// miniRV
module miniRV (
    input   wire                clk,
    input   wire                rst,
    input   wire[31:0]      inst_i,
    input   wire[31:0]      mem_rdata_i,
    output  wire[13:0]   inst_addr_o,
    output  wire[15:0]          mem_addr_o,
    output  wire                mem_wen_o,
    output  wire[31:0]      mem_wdata_o,
    output          debug_wb_have_inst,    
    output [31:0]   debug_wb_pc,           
    output          debug_wb_ena,          
    output [4:0]    debug_wb_reg,          
    output [31:0]   debug_wb_value         
);
For scale: ~5300 cells after synthesis, about 1400 flip-flops, ~200 I/O pins, roughly 0.075 mm² of cells after synthesis.
make LEC_CHECK=0 CAP_MARGIN=20 CORE_MARGIN=2 CORE_UTILIZATION=70 CTS_CLUSTER_DIAMETER=60 CTS_CLUSTER_SIZE=44 SETUP_SLACK_MARGIN=1.83 SLEW_MARGIN=20 finish   # period 6.39 ns
run.sh (not shown) runs the stock make flow with config.mk's settings and CLKGATE_MAP_FILE=.
The first run failed in 5_1_grt.
Edit:
CORE_UTILIZATION = 58   (was 70)
CTS_CLUSTER_DIAMETER = default   (was 60)
CTS_CLUSTER_SIZE = default   (was 44)
SETUP_SLACK_MARGIN = default   (was 1.83)
clock period = 6.19 ns   (was 6.39 ns; I/O delays follow)
What happened: The new run finished but failed the layout checks on setup timing. Die area went up by about a fifth. Area after synthesis does not change. Synthesized cell count stays the same.
Edit:
CORE_UTILIZATION = 57   (was 58)
clock period = 7.28 ns   (was 6.19 ns; I/O delays follow)
After rerunning: The changed run finished but fails on setup timing; core utilization falls by 4.4 points; power drops by 15%; via count falls by 6.2%; non-clock buffer count falls by 534; sequential power came out lower by about 20%; combinational power goes down by 23%; count of clock-buffer cells in the layout stays the same; worst setup slack gains 0.84 ns; clock skew climbs by 0.0077 ns.
Edit:
CTS_CLUSTER_SIZE = 24   (was default)
TNS_END_PERCENT = 5   (was default)
clock period = 5.03 ns   (was 7.28 ns; I/O delays follow)
Outcome: The new run completed and failed the layout checks on setup timing; sequential power climbs by well over a third; clock power rose by well over a third; die area is unchanged; design area came out higher by a little under a tenth; setup slack gets worse by 2.0 ns; count of clock-buffer cells in the layout falls by 6; final cell count increases by roughly a tenth.
Edit:
ABC_AREA = 1   (was default)
CTS_CLUSTER_SIZE = default   (was 24)
SETUP_SLACK_MARGIN = 0.51   (was default)
TNS_END_PERCENT = default   (was 5)
clock period = 4.97 ns   (was 5.03 ns; I/O delays follow)
The new run completed and failed the layout checks on setup timing.
Die area goes up by 3.5%.
First-iteration DRC count goes up by 46%.
Global-route usage goes up by 1.3 points.
Count of clock-buffer cells in the layout goes up by 24.
Cell area goes up by 4.8%.
Edit:
ABC_AREA = default   (was 1)
CORE_UTILIZATION = 66   (was 57)
CTS_CLUSTER_SIZE = 15   (was default)
SETUP_SLACK_MARGIN = default   (was 0.51)
clock period = 7.01 ns   (was 4.97 ns; I/O delays follow)
This time the run did not get past 5_1_grt (GRT-0232). Area after synthesis is lower by 3.5%. Die size went down by 16%. Synthesized cell count drops by 43%.

========
Setup of v55:
Starting RTL as in the previous note.
Settings: LEC_CHECK=0, CAP_MARGIN=40, CORE_MARGIN=2, CORE_UTILIZATION=58, CTS_CLUSTER_SIZE=20, SETUP_SLACK_MARGIN=1.57, SLEW_MARGIN=20; clock period 6.19 ns.
Finished, but not clean: v55, with setup timing.
What v53 does differently from v55 at the input level:
Settings: changing CAP_MARGIN from 40 to 20; removing SETUP_SLACK_MARGIN (formerly 1.57); removing CTS_CLUSTER_SIZE (formerly 20); changing CORE_UTILIZATION from 58 to 40; changing the clock period (ns, I/O delays scaled along) from 6.19 to 12.2.
--- outcome ---
The final layout from v53, which completed every stage, passed the timing, DRC and antenna checks at the end of the flow. Looking at total negative slack across v55 and v53, the one that comes out lower is v55. The higher proportion of cell area occupied by multi-input gates of v55 and v53 is in v53. v53: register-to-register slack higher than v55. The lower upper clock frequency limit came out of v53. v53 vs v55: number of iterations in the first detailed-routing pass down.
Here is what was changed in the inputs of v34 compared with v53.
Settings: swapping 40 for 72 in CORE_UTILIZATION; putting PLACE_DENSITY at 0.66 where nothing was set; swapping 12.2 for 7.78 in the clock period (ns, I/O delays scaled along).
### Flow results
Re fraction of the mapped netlist area in adder cells: no difference whatsoever between v53 and v34. Comparing v53 against v34, there is no change at all in post-synthesis cell count. v34 against v53: half-perimeter wire length after detailed placement shows an increase of about 13%; die boundary width now sits lower; final estimated routing congestion in global placement moved up. Going from v53 to v34, area enclosed by the die boundary went down about 44%, tally of buffers added on design ports closely matched the old numbers, core area dropped about 45%. v34 terminated abnormally: 4_1_cts reported DPL-0033. v53 went all the way through synthesis, placement and routing and the layout is clean on timing, DRC and antenna.
Inputs modified between v34 and v31:
Settings: CTS_CLUSTER_SIZE now 35, previously not set; SETUP_SLACK_MARGIN now 2.01, previously not set.
==> results <==
Placer's final routability congestion estimate in v31 vs v34: down 1.9%
The log for v31 ends in 5_1_grt with error GRT-0116, so the run never completed.
The higher total placed instance area of v31 and v34 is in v34.
Synthesized cell count: v34 vs v31 identical
Diff v34 -> v31: placement-stage worst setup slack shows an increase of 0.11 ns, sequential fraction of the synthesis area shows no meaningful change, detailed-placement wirelength estimate shows an increase of 1.5%, cell count after placement shows a reduction of 45.
Power figures rest on the tool's default switching activity, not on a simulated workload.
